## system_top
module system_top (
    input  wire         clk, 
    input  wire         rst,
    input  wire         rx,
    output wire         tx,
    input  wire         miso,
    output wire         sclk,
    output wire         mosi,
    output wire         cs_n,
    output wire         nrst_pd,
    output wire [4:0]   pwm_servos,  
    input  wire [4:0]   input_ir,
	output wire [4:0] led_busy,
	output wire         led1, led2
);
make LEC_CHECK=0 CAP_MARGIN=20 CELL_PAD_IN_SITES_DETAIL_PLACEMENT=1 CORE_MARGIN=2 CORE_UTILIZATION=40 CTS_CLUSTER_SIZE=96 GPL_ROUTABILITY_DRIVEN=0 PLACE_DENSITY_LB_ADDON=0.04 SETUP_SLACK_MARGIN=0.22 SLEW_MARGIN=25 finish   # period 8.0 ns
run.sh (not shown) runs the stock make flow with config.mk's settings and CLKGATE_MAP_FILE=.
Then changed:
Settings changed: CELL_PAD_IN_SITES_DETAIL_PLACEMENT 1 to default, CORE_UTILIZATION 40 to 58, CTS_CLUSTER_SIZE 96 to 44, GPL_ROUTABILITY_DRIVEN 0 to default, PLACE_DENSITY_LB_ADDON 0.04 to default, SETUP_SLACK_MARGIN 0.22 to default, SLEW_MARGIN 25 to 20.
Clock period 8.0 ns to 5.39 ns, I/O delays scaled along.
The changed run passed the timing, design-rule and antenna checks. Die area is lower by 31%. Via count is higher by 0.45%. Final area is lower by 1.5%. Non-clock buffer count stays the same. Total power is higher by 46%. Clock-buffer cell count is lower by 30. Worst setup slack degrades by 2.2 ns. Maximum frequency is higher by 9.9%.
Then changed:
Settings changed: CORE_UTILIZATION 58 to 40, CTS_CLUSTER_SIZE 44 to default.
Clock period 5.39 ns to 8.0 ns, I/O delays scaled along.
Result: Cell area is higher by 1.2%; utilization is lower by 20 points; routed wire length is lower by about 2.2%; worst hold slack is worse by 0.018 ns; non-clock buffer count is lower by 8; power is lower by about 30%; die size is higher by about 44%.
Then changed:
Settings changed: CORE_UTILIZATION 40 to 60.
Clock period 8.0 ns to 3.33 ns, I/O delays scaled along.
Wire length increases by 1.9%.
Via count came out higher by 4.1%.
Worst setup slack degrades by 3.2 ns.
Final cell count decreases by 7.0%.
Final area stays flat.
Flip-flop count is unchanged.
Global-route usage is higher by 8.7 points.
Combinational power climbs to 2.6 times its value.
Synthesized area does not change.

* * *

## lane 1
system_top again, from the RTL that the note above started with.
clock: 2.68 ns
lec_check: 0
abc_area: 1
cap_margin: 15
core_aspect_ratio: 0.72
core_margin: 2
core_utilization: 70
setup_slack_margin: 0.19
slew_margin: 20
Although it ran to completion, lane 1 produced a layout that fails the final checks because of negative setup slack.
Here is what was changed in the inputs of lane 2 compared with lane 1.
--- a/flow/config.mk
+++ b/flow/config.mk
@@ -6,9 +6,6 @@
 export NUM_CORES = 4
 export LEC_CHECK = 0
-export ABC_AREA = 1
-export CAP_MARGIN = 15
-export CORE_ASPECT_RATIO = 0.72
+export CAP_MARGIN = 20
 export CORE_MARGIN = 2
 export CORE_UTILIZATION = 70
-export SETUP_SLACK_MARGIN = 0.19
 export SLEW_MARGIN = 20
==> flow/constraint.sdc <==
create_clock -name core_clock -period 2.71 [get_ports {clk}]
set_input_delay 0.5420 -clock core_clock [delete_from_list [all_inputs] [get_ports {clk}]]
set_output_delay 0.5420 -clock core_clock [all_outputs]
set_load 0.01 [all_outputs]
Lane 1 and lane 2: no clean run. Lane 1 ran in full, but the layout does not pass; the checks complain about negative setup slack. Between lane 1 and lane 2, area growth from synthesis to layout decreased. Relative to lane 1, wire length reported by the detailed router decreased by 5.8 mm in lane 2. Lane 2 vs lane 1, met1 routed wirelength after detailed routing went down by about 16%. Lower global-route usage was reported by lane 1, not lane 2. The count of cell instances traversed by the critical path in lane 2 sits 2 below the value recorded for lane 1. Lane 2 vs. lane 1: total half-perimeter wirelength after legalization and detailed placement now smaller, final-layout clock-cell area share now larger. Die boundary width in lane 2 vs lane 1: down 47 um. Lane 2 vs lane 1, register-to-register setup slack went down by 0.30 ns. The post-synthesis cell area in lane 2 sits 1.5% below the value recorded for lane 1. Row number of detailed-routing iterations run before antenna repair: lane 2 higher / lane 1 lower.
What lane 3 does differently from lane 2 at the input level:
--- a/flow/config.mk
+++ b/flow/config.mk
@@ -6,6 +6,8 @@
 export NUM_CORES = 4
 export LEC_CHECK = 0
-export CAP_MARGIN = 20
+export ABC_AREA = 1
+export CAP_MARGIN = 5
 export CORE_MARGIN = 2
 export CORE_UTILIZATION = 70
+export SETUP_SLACK_MARGIN = 0.21
 export SLEW_MARGIN = 20
### Flow results
[lane 3] final cell count without fillers rose 845 relative to lane 2
In the flow results for lane 2 and lane 3, the number of vias in the routed layout is larger on lane 3.
Nothing crashed in lane 3 and all stages finished; the problem is that the final layout failed, the offending checks being negative setup slack.
Overall power improves in lane 3 relative to lane 2.
Comparing the two runs side by side, lane 3 comes out ahead of lane 2 on placement-stage worst setup slack.
Effective utilization at floorplan: lane 3 vs lane 2 down 0.24 points
Final wirelength for lane 3 is lower than for lane 2.
Per the comparison of lane 3 with lane 2, number of global-route vias before repair went up about 3%; flip-flop and latch share of the layout cell area fell 0.41 points; synthesized area went up by about 1.5%; final instance area went up by 1.1%.
Modified inputs, lane 4 compared to lane 3
--- a/flow/config.mk
+++ b/flow/config.mk
@@ -6,8 +6,7 @@
 export NUM_CORES = 4
 export LEC_CHECK = 0
-export ABC_AREA = 1
-export CAP_MARGIN = 5
+export CAP_MARGIN = 20
+export CORE_ASPECT_RATIO = 0.72
 export CORE_MARGIN = 2
 export CORE_UTILIZATION = 70
-export SETUP_SLACK_MARGIN = 0.21
 export SLEW_MARGIN = 20
==> flow/constraint.sdc <==
create_clock -name core_clock -period 2.68 [get_ports {clk}]
set_input_delay 0.5360 -clock core_clock [delete_from_list [all_inputs] [get_ports {clk}]]
set_output_delay 0.5360 -clock core_clock [all_outputs]
set_load 0.01 [all_outputs]
- On area share of fa/ha/maj cells after synthesis, lane 4 and lane 3 are basically level.
- The higher effective utilization at floorplan came out of lane 4.
- Lane 4 against lane 3: non-clock buffer count grew by 63; design area shrank by 2.1%.
- Completing all stages was not enough for lane 3: its layout failed the final checks because of negative setup slack.
- [lane 4] flow finished | final checks: failed | reasons: negative setup slack

* * *

system_top again, from the RTL that the note above started with.
clock: 3.52 ns
lec_check: 0
cap_margin: 10
cell_pad_in_sites_detail_placement: 0
cell_pad_in_sites_global_placement: 3
core_margin: 10
core_utilization: 65
cts_cluster_diameter: 284
cts_cluster_size: 44
gpl_routability_driven: 0
gpl_timing_driven: 1
max_routing_layer: met4
min_routing_layer: met2
place_density_lb_addon: 0.09
slew_margin: 20
The first run failed in global placement without I/O, error FLW-0024.
Next try:
- CAP_MARGIN: 10 -> 20
- CELL_PAD_IN_SITES_DETAIL_PLACEMENT: 0 -> not set
- CELL_PAD_IN_SITES_GLOBAL_PLACEMENT: 3 -> not set
- CORE_MARGIN: 10 -> 2
- CORE_UTILIZATION: 65 -> 63
- CTS_CLUSTER_DIAMETER: 284 -> not set
- CTS_CLUSTER_SIZE: 44 -> 42
- GPL_ROUTABILITY_DRIVEN: 0 -> not set
- GPL_TIMING_DRIVEN: 1 -> not set
- MAX_ROUTING_LAYER: met4 -> not set
- MIN_ROUTING_LAYER: met2 -> not set
- PLACE_DENSITY_LB_ADDON: 0.09 -> not set
- clock period: 3.52 -> 2.04 ns (I/O delays scaled with it)
Effect: With this change the flow finished but fails on setup timing. Synthesized area is unchanged. Die area decreases by 8.3%. Synthesized cell count does not change.

* * *

system_top again, from the RTL that the note above started with.
Design system_top, start of the top module:
module system_top (
    input  wire         clk, 
    input  wire         rst,
    input  wire         rx,
    output wire         tx,
    input  wire         miso,
    output wire         sclk,
    output wire         mosi,
    output wire         cs_n,
    output wire         nrst_pd,
    output wire [4:0]   pwm_servos,  
    input  wire [4:0]   input_ir,
	output wire [4:0] led_busy,
	output wire         led1, led2
);
Settings: LEC_CHECK=0, CAP_MARGIN=10, CELL_PAD_IN_SITES_DETAIL_PLACEMENT=2, CELL_PAD_IN_SITES_GLOBAL_PLACEMENT=3, CORE_MARGIN=10, CORE_UTILIZATION=65, CTS_CLUSTER_DIAMETER=284, CTS_CLUSTER_SIZE=44, GPL_ROUTABILITY_DRIVEN=0, GPL_TIMING_DRIVEN=1, MAX_ROUTING_LAYER=met4, MIN_ROUTING_LAYER=met1, PLACE_DENSITY_LB_ADDON=0.09, SLEW_MARGIN=20; clock period 3.52 ns.
The first run aborted during global placement without I/O (3_1_place_gp_skip_io) on FLW-0024.
Edit:
CAP_MARGIN = 20   (was 10)
CELL_PAD_IN_SITES_DETAIL_PLACEMENT = default   (was 2)
CELL_PAD_IN_SITES_GLOBAL_PLACEMENT = default   (was 3)
CORE_MARGIN = 2   (was 10)
CORE_UTILIZATION = 40   (was 65)
CTS_CLUSTER_DIAMETER = default   (was 284)
CTS_CLUSTER_SIZE = default   (was 44)
GPL_ROUTABILITY_DRIVEN = default   (was 0)
GPL_TIMING_DRIVEN = default   (was 1)
MAX_ROUTING_LAYER = default   (was met4)
MIN_ROUTING_LAYER = default   (was met1)
PLACE_DENSITY_LB_ADDON = default   (was 0.09)
clock period = 3.2 ns   (was 3.52 ns; I/O delays follow)
Effect: Now the flow finished with timing, DRC and antenna clean. Die area is higher by well over a third. Synthesized cell count is unchanged. Synthesized area is unchanged.
Edit:
CORE_UTILIZATION = 17   (was 40)
clock period = 4.8 ns   (was 3.2 ns; I/O delays follow)
=>
- design area went up by 2.2%
- sequential cell count is unchanged
- routed wire length went up by 2.6%
- register-to-register slack gains 0.67 ns

* * *

v38:
system_top again, from the RTL that the note above started with.
Design system_top, start of the top module:
module system_top (
    input  wire         clk, 
    input  wire         rst,
    input  wire         rx,
    output wire         tx,
    input  wire         miso,
    output wire         sclk,
    output wire         mosi,
    output wire         cs_n,
    output wire         nrst_pd,
    output wire [4:0]   pwm_servos,  
    input  wire [4:0]   input_ir,
	output wire [4:0] led_busy,
	output wire         led1, led2
);
clock: 2.68 ns
lec_check: 0
abc_area: 1
cap_margin: 20
core_margin: 2
core_utilization: 72
cts_cluster_diameter: 398
cts_cluster_size: 10
hold_slack_margin: 0.29
place_density: 0.37
setup_slack_margin: 0.49
slew_margin: 20
tns_end_percent: 10
[v38] flow finished | final checks: failed | reasons: setup timing
## Diff of input files: v9 against v38
- clearing CTS_CLUSTER_DIAMETER, which used to be 398
- swapping 10 for 72 in CTS_CLUSTER_SIZE
- clearing PLACE_DENSITY, which used to be 0.37
- clearing TNS_END_PERCENT, which used to be 10
- swapping 20 for 5 in CAP_MARGIN
- clearing SETUP_SLACK_MARGIN, which used to be 0.49
- swapping 2.68 for 2.71 in the clock period (ns, I/O delays scaled along)
--- outcome ---
Although v9 finished all stages, its layout failed final checks on setup timing.
For v9, the critical path capture point was comm_inst.handler.rx_buf[13][6], unlike v38, where it was comm_inst.handler.tx_buf[6][0].
v9: number of placed instances, taps included is 33 higher than what v38 reported.
The number of antenna violations at the first check in global routing of v9 is lower than that of v38.
In v9, the quantity of gates resized following cts came out 419 below the value in v38.
[compare] base=v38 new=v9: wire length of the first global-routing pass shows a reduction of 14 mm, final wirelength decreased 14%, time the worst path needs with I/O delays and setup now sits lower, final worst slack higher.
[inputs] v28 vs v9
- clearing CTS_CLUSTER_SIZE, which used to be 72
- putting SETUP_SLACK_MARGIN at 0.21 where nothing was set
- swapping 0.29 for 0.28 in HOLD_SLACK_MARGIN
- putting CTS_CLUSTER_DIAMETER at 361 where nothing was set
[summary]
v9: all stages done; final checks FAILED (setup timing). v28 had finished all stages when the layout checks came back failing, citing setup timing. From v9 to v28, biggest fanout along the worst timing path did not move at all. Diff v9 -> v28 | non-clock buffer count | up by a little under 10%. Design area in v28 vs v9: up 1.3%. Cell area power density in v28 is about 0.5% above v9. v28 vs. v9: area occupied by registers barely changed; hold slack went up 4.1 ps.
The following lists how v55 was set up differently from v28:
- CTS_CLUSTER_DIAMETER removed (was 361)
- HOLD_SLACK_MARGIN changed from 0.28 to -0.1
- PLACE_DENSITY newly set to 0.35
- SETUP_SLACK_MARGIN changed from 0.21 to 0.75
- ABC_AREA changed from 1 to 0
- CTS_CLUSTER_SIZE newly set to 72
[summary]
v55 completed end to end; final checks failed (setup timing). v55 against v28; chip area in the Yosys report is down slightly. Part of the total power dissipated in combinational logic delta (v28 -> v55): insignificant. For the chip width, v55 came in 0.73% lower than v28 did. Measured against v55, the unique cell type count in the Yosys netlist of v28 comes out at 0.76 times the reference value. In the reports for v55 and v28, the smaller total instance count after detailed placement belongs to v55. Relative to v28, instance area after placement increased by 0.86% in v55. Going from v28 to v55, the filler-free cell count of the finished design was found to have gone down by 13%. There was hardly any difference in power between v28 and v55. [compare] base=v28 new=v55: post-route standard cell area excluding fillers went up; internal power contribution moved down; non-clock buffer count climbed 122. Capture point of the worst path = comm_inst.handler.tx_buf[6][1]: v55; capture point of the worst path = comm_inst.handler.rx_buf[13][2]: v28.
No activity file was given, so power comes from the tool's default toggle rates.
